==> xenon: inputs <==
## testSlave
module testSlave(input clk, input reset,
    input  S_AXI_RREADY,
    output S_AXI_RVALID,
    output[5:0] S_AXI_RID,
    output[31:0] S_AXI_RDATA,
    output[1:0] S_AXI_RRESP,
    output S_AXI_RLAST,
    output S_AXI_ARREADY,
    input  S_AXI_ARVALID,
    input [5:0] S_AXI_ARID,
    input [5:0] S_AXI_ARADDR,
    input [7:0] S_AXI_ARLEN,
    input [2:0] S_AXI_ARSIZE,
    input [1:0] S_AXI_ARBURST,
    output S_AXI_WREADY,
    input  S_AXI_WVALID,
    input [31:0] S_AXI_WDATA,
    input [3:0] S_AXI_WSTRB,
    input  S_AXI_WLAST,
    output S_AXI_AWREADY,
    input  S_AXI_AWVALID,
    input [5:0] S_AXI_AWID,
    input [5:0] S_AXI_AWADDR,
    input [7:0] S_AXI_AWLEN,
    input [2:0] S_AXI_AWSIZE,
    input [1:0] S_AXI_AWBURST,
    input  S_AXI_BREADY,
    output S_AXI_BVALID,
    output[5:0] S_AXI_BID,
    output[1:0] S_AXI_BRESP
);
Settings: LEC_CHECK=0, CAP_MARGIN=15, CELL_PAD_IN_SITES_DETAIL_PLACEMENT=0, CORE_ASPECT_RATIO=1.31, CORE_MARGIN=2, CORE_UTILIZATION=72, CTS_CLUSTER_DIAMETER=64, CTS_CLUSTER_SIZE=18, MAX_ROUTING_LAYER=met4, PLACE_DENSITY=0.67, SETUP_SLACK_MARGIN=0.55, SLEW_MARGIN=35, TNS_END_PERCENT=40; clock period 2.73 ns.
run.sh (not shown) runs the stock make flow with config.mk's settings and CLKGATE_MAP_FILE=.
==> inputs of fjord, as changes to xenon <==
PLACE_DENSITY = unset   (was 0.67)
PLACE_DENSITY_LB_ADDON = 0.04   (was unset)
SETUP_SLACK_MARGIN = unset   (was 0.55)
==> flow/constraint.sdc (replaced) <==
create_clock -name core_clock -period 1.74 [get_ports {clk}]
set_input_delay 0.3480 -clock core_clock [delete_from_list [all_inputs] [get_ports {clk}]]
set_output_delay 0.3480 -clock core_clock [all_outputs]
set_load 0.01 [all_outputs]
==> job_summary.md <==
## Implementation flow summary

| Metric | Value |
|---|---|
| Post-CTS Resized | `115` |
| Clk sinks | `a little under 600` |
| Post-synthesis async set-or-reset flop share | `0%` |
| Core footprint | `0.0362 mm²` |
| Cell Type Count | `between 50 and 60` |
| CTS Root Cell | `clkbuf_16` |
| Mux cell area share | `less than 1%` |
| Dpl cells | `about 2700` |
| Placer Congestion | `0.911` |
| Synth Seq Share | `67.5%` |
| Worst slack at placement | `-0.618 ns` |
| Detailed Place HPWL | `between 40 and 50 mm` |
| Flops & latches, synth | `approximately 600` |
| Row count | `80` |
| Setup Buffers After CTS | `between 50 and 60` |
| Status | `aborted with a tool error` |
| Placed Area | `~0.03 mm²` |
| Post-synthesis adder-cell area fraction | `less than 1%` |
| Synthesized area per cell | `13.2 µm²` |
| Stopped at | `5_1_grt` |
[end of results for fjord]
==> job_summary.md <==
## Implementation flow summary

| Metric | Value |
|---|---|
| First-pass GRT wire length | `101 mm` |
| Detailed Place HPWL | `39.7 mm` |
| Clk sinks | `596` |
| Dpl cells | `2502` |
| Core footprint | `roughly 0.036 mm²` |
| Power Density | `625 mW/mm²` |
| Placer Congestion | `~0.85` |
| Status | `finished clean` |
| Cell Type Count | `between 50 and 60` |
| Hold Crit Depth | `3` |
| Post-CTS Resized | `59` |
| Num CTS Buffers | `39` |
| Post-synthesis adder-cell area fraction | `less than 1%` |
| Mux cell area share | `less than 1%` |
| CTS Root Cell | `clkbuf_16` |
| Comb_multi_in | `roughly 1200` |
| Synthesized area per cell | `about 13 µm²` |
| Synth Seq Share | `between 60% and 70%` |
| Post-synthesis async set-or-reset flop share | `0%` |
| Row count | `roughly 80` |
| Flops & latches, synth | `596` |
[end of results for xenon]


==> cedar <==
testSlave again, from the RTL that the note above started with.
clock: 2.78 ns
lec_check: 0
abc_area: 1
cap_margin: 20
cell_pad_in_sites_detail_placement: 0
core_margin: 2
core_utilization: 21
cts_cluster_diameter: 38
cts_cluster_size: 70
gpl_timing_driven: 1
place_density: 0.72
setup_slack_margin: 0.44
slew_margin: 20
==> maple: changes against cedar <==
==> flow/config.mk (replaced) <==
export PLATFORM = sky130hd
export DESIGN_NAME = testSlave
export DESIGN_NICKNAME = testSlave
export VERILOG_FILES = /design/flow/design.v
export SDC_FILE = /design/flow/constraint.sdc
export NUM_CORES = 4
export LEC_CHECK = 0
export CAP_MARGIN = 20
export CORE_MARGIN = 2
export CORE_UTILIZATION = 40
export PLACE_DENSITY = 0.6
export SLEW_MARGIN = 20
==> flow/constraint.sdc (replaced) <==
create_clock -name core_clock -period 2.87 [get_ports {clk}]
set_input_delay 0.5740 -clock core_clock [delete_from_list [all_inputs] [get_ports {clk}]]
set_output_delay 0.5740 -clock core_clock [all_outputs]
set_load 0.01 [all_outputs]
==> qor.json <==
{
  "status": {
    "outcome": "no timing/DRC/antenna violations"
  },
  "die": {
    "n_tap_cell": 864
  },
  "sta": {
    "period_utilization": 0.902,
    "max_freq_ghz": 0.386,
    "layout_setup_ws_ns": 0.283,
    "tightestPinTransition_ns": 0.645
  },
  "layout": {
    "comb_area_share": 0.250,
    "clk_share": 0.0585,
    "fill_cells": 5629,
    "synthToLayoutAreaGrowth_pct": 16.7,
    "clockBufferCount": 75,
    "seq_share": 0.578
  },
  "power": {
    "sw_pwr_mw": 4.95,
    "total_power_mw": 19.9
  },
  "yosys": {
    "area_share_of_fa_ha_maj_cells_after_synthesis": 0.00950,
    "synth_xor_xnor_area_share": 0.00532
  },
  "drt": {
    "via_count": 16900
  },
  "global_route": {
    "antenna_found_initial": 2
  },
  "min_path": {
    "hold-path-cell-count": 2
  },
  "critical_path": {
    "cp.buffers_inverters": 3,
    "launching_instance_or_port_of_the_critical_path": "axi_awaddr[2]"
  }
}
Source of the figures above: maple

==> qor.json <==
{
  "layout": {
    "fill_cells": 12700,
    "seq_share": 0.545,
    "synthToLayoutAreaGrowth_pct": 24.7
  },
  "status": {
    "outcome": "no timing/DRC/antenna violations"
  },
  "min_path": {
    "hold-path-cell-count": 3
  },
  "power": {
    "total_power_mw": 23.4
  },
  "global_route": {
    "antenna_found_initial": 6
  },
  "critical_path": {
    "launching_instance_or_port_of_the_critical_path": "axi_awv_awr_flag"
  },
  "sta": {
    "tightestPinTransition_ns": 0.684
  },
  "die": {
    "n_tap_cell": 1637
  }
}
Source of the figures above: cedar

No activity file was given, so power comes from the tool's default toggle rates.
